run A:
## mschdpath
module mschdpath (
    input clk, rst_b,ld_merg,upd_mreg, input [511:0] blk, output [31:0] m0
);
clock: 3.09 ns
lec_check: 0
cap_margin: 20
core_margin: 2
core_utilization: 65
slew_margin: 20
run.sh (not shown) runs the stock make flow with config.mk's settings and CLKGATE_MAP_FILE=.
Run A: flow complete, layout not clean; failing: negative setup slack
Changes in run B relative to run A:
-- flow/config.mk --
<<< run A, line 9
export CORE_MARGIN = 2
export CORE_UTILIZATION = 65
export SLEW_MARGIN = 20
>>> run B, line 9
export CORE_MARGIN = 2
export CORE_UTILIZATION = 72
export CTS_CLUSTER_SIZE = 43
export PLACE_DENSITY = 0.64
export SLEW_MARGIN = 20
==> flow/constraint.sdc <==
create_clock -name core_clock -period 3.71 [get_ports {clk}]
set_input_delay 0.7420 -clock core_clock [delete_from_list [all_inputs] [get_ports {clk}]]
set_output_delay 0.7420 -clock core_clock [all_outputs]
set_load 0.01 [all_outputs]
Results
4_1_cts: run B exited with error
Going from run A to run B, horizontal extent of the die shrank by 10 um; total number of placement rows fell by 4; post-place setup slack increased 500 ps; die area -9.5%; synthesized area ~0 delta.
For run C, these inputs were changed with respect to run B:
-- flow/config.mk --
<<< run B, line 9
export CORE_MARGIN = 2
export CORE_UTILIZATION = 72
export CTS_CLUSTER_SIZE = 43
export PLACE_DENSITY = 0.64
export SLEW_MARGIN = 20
>>> run C, line 9
export CORE_MARGIN = 2
export CORE_UTILIZATION = 68
export CTS_CLUSTER_SIZE = 34
export SLEW_MARGIN = 20
==> flow/constraint.sdc <==
create_clock -name core_clock -period 3.82 [get_ports {clk}]
set_input_delay 0.7640 -clock core_clock [delete_from_list [all_inputs] [get_ports {clk}]]
set_output_delay 0.7640 -clock core_clock [all_outputs]
set_load 0.01 [all_outputs]
## What came out
In run C the implementation completed, yet the final layout does not meet the checks, the culprit being negative setup slack. Summary of run C over run B: worst setup timing slack at the placement stage +130 ps; die outline height +5.7 um. As of run C, routability congestion estimate from global placement had fallen by a few percent compared to run B. Width of the chip for run C: about 3% up relative to run B. Area of the chip for run C: 5.8% up relative to run B.
Edits applied to the flow inputs when going from run C to run D:
-- flow/config.mk --
<<< run C, line 9
export CORE_MARGIN = 2
export CORE_UTILIZATION = 68
export CTS_CLUSTER_SIZE = 34
export SLEW_MARGIN = 20
>>> run D, line 9
export CORE_MARGIN = 2
export CORE_UTILIZATION = 72
export CTS_CLUSTER_DIAMETER = 349
export CTS_CLUSTER_SIZE = 100
export SLEW_MARGIN = 20
==> flow/constraint.sdc <==
create_clock -name core_clock -period 2.19 [get_ports {clk}]
set_input_delay 0.4380 -clock core_clock [delete_from_list [all_inputs] [get_ports {clk}]]
set_output_delay 0.4380 -clock core_clock [all_outputs]
set_load 0.01 [all_outputs]
==> comparison <==
- Flow for run D halted at 4_1_cts, error code DPL-0033.
- Re synthesized cell count: no difference whatsoever between run D and run C.
- Comparing overall die width for run D and run C, the smaller number came from run D.
- STATUS die size: run D wins against run C
- Of run D and run C, the higher initial cell density of the core belongs to run D.
- Between run C and run D, height of the die decreased.
- Run C → run D: placeable core region went down, last weighted congestion value of the routability-driven placer picked up an extra about 3%, number of synthesized flops with an enable pin ~0 delta.
diff inputs: run D => run E
-- flow/config.mk --
<<< run D, line 9
export CORE_MARGIN = 2
export CORE_UTILIZATION = 72
export CTS_CLUSTER_DIAMETER = 349
export CTS_CLUSTER_SIZE = 100
export SLEW_MARGIN = 20
>>> run E, line 9
export CORE_MARGIN = 2
export CORE_UTILIZATION = 68
export SLEW_MARGIN = 20
==> flow/constraint.sdc <==
create_clock -name core_clock -period 3.89 [get_ports {clk}]
set_input_delay 0.7780 -clock core_clock [delete_from_list [all_inputs] [get_ports {clk}]]
set_output_delay 0.7780 -clock core_clock [all_outputs]
set_load 0.01 [all_outputs]
--- outcome ---
Run D -> run E: die size increased by a few percent
Run D -> run E: post-synthesis instance total delta 0, exact match
Core utilization before placement: run E < run D
Run E finished all stages; however, its layout fails the closing checks, the failures being negative setup slack.
For number of cells after detailed placement, dividing the value from run D by the value from run E gives 1.05.
Edits applied to the flow inputs when going from run E to run F:
-- flow/config.mk --
<<< run E, line 9
export CORE_MARGIN = 2
export CORE_UTILIZATION = 68
export SLEW_MARGIN = 20
>>> run F, line 9
export CORE_MARGIN = 2
export CORE_UTILIZATION = 72
export CTS_CLUSTER_DIAMETER = 349
export CTS_CLUSTER_SIZE = 100
export PLACE_DENSITY = 0.38
export SLEW_MARGIN = 20
export TNS_END_PERCENT = 10
==> flow/constraint.sdc <==
create_clock -name core_clock -period 1.94 [get_ports {clk}]
set_input_delay 0.3880 -clock core_clock [delete_from_list [all_inputs] [get_ports {clk}]]
set_output_delay 0.3880 -clock core_clock [all_outputs]
set_load 0.01 [all_outputs]
## What came out
Run E and run F ended up with roughly the same multiplexer fraction of the synthesized cell area.
Run F: DPL-0033 in 4_1_cts -> run aborted
Run E → run F: synthesized area barely changed; post-place setup slack dropped 1860 ps; area of the chip dropped 5.4%.

========
mschdpath again, from the RTL that the note above started with.
clock: 3.71 ns
lec_check: 0
cap_margin: 20
core_margin: 2
core_utilization: 68
cts_cluster_size: 37
hold_slack_margin: -0.05
slew_margin: 20
The baseline completed and failed the layout checks on setup timing.
Edit:
--- a/flow/config.mk
+++ b/flow/config.mk
@@ -10,4 +10,7 @@
 export CORE_UTILIZATION = 68
-export CTS_CLUSTER_SIZE = 37
-export HOLD_SLACK_MARGIN = -0.05
+export CTS_CLUSTER_DIAMETER = 33
+export CTS_CLUSTER_SIZE = 62
+export HOLD_SLACK_MARGIN = -0.09
+export SETUP_SLACK_MARGIN = 1.04
 export SLEW_MARGIN = 20
+export TNS_END_PERCENT = 80
==> flow/constraint.sdc (replaced) <==
create_clock -name core_clock -period 3.65 [get_ports {clk}]
set_input_delay 0.7300 -clock core_clock [delete_from_list [all_inputs] [get_ports {clk}]]
set_output_delay 0.7300 -clock core_clock [all_outputs]
set_load 0.01 [all_outputs]
- The new run aborted during global routing (5_1_grt) (GRT-0116)
- area after synthesis stays the same
- die area is unchanged
- synthesized cell count is unchanged
Edit:
--- a/flow/config.mk
+++ b/flow/config.mk
@@ -10,7 +10,6 @@
 export CORE_UTILIZATION = 68
-export CTS_CLUSTER_DIAMETER = 33
-export CTS_CLUSTER_SIZE = 62
+export CTS_CLUSTER_DIAMETER = 26
+export CTS_CLUSTER_SIZE = 66
 export HOLD_SLACK_MARGIN = -0.09
-export SETUP_SLACK_MARGIN = 1.04
+export SETUP_SLACK_MARGIN = 0.54
 export SLEW_MARGIN = 20
-export TNS_END_PERCENT = 80
==> flow/constraint.sdc (replaced) <==
create_clock -name core_clock -period 3.64 [get_ports {clk}]
set_input_delay 0.7280 -clock core_clock [delete_from_list [all_inputs] [get_ports {clk}]]
set_output_delay 0.7280 -clock core_clock [all_outputs]
set_load 0.01 [all_outputs]
Effect: The changed run failed in clock tree synthesis (4_1_cts); synthesized cell count stays the same; die area does not change; synthesized area stays the same.
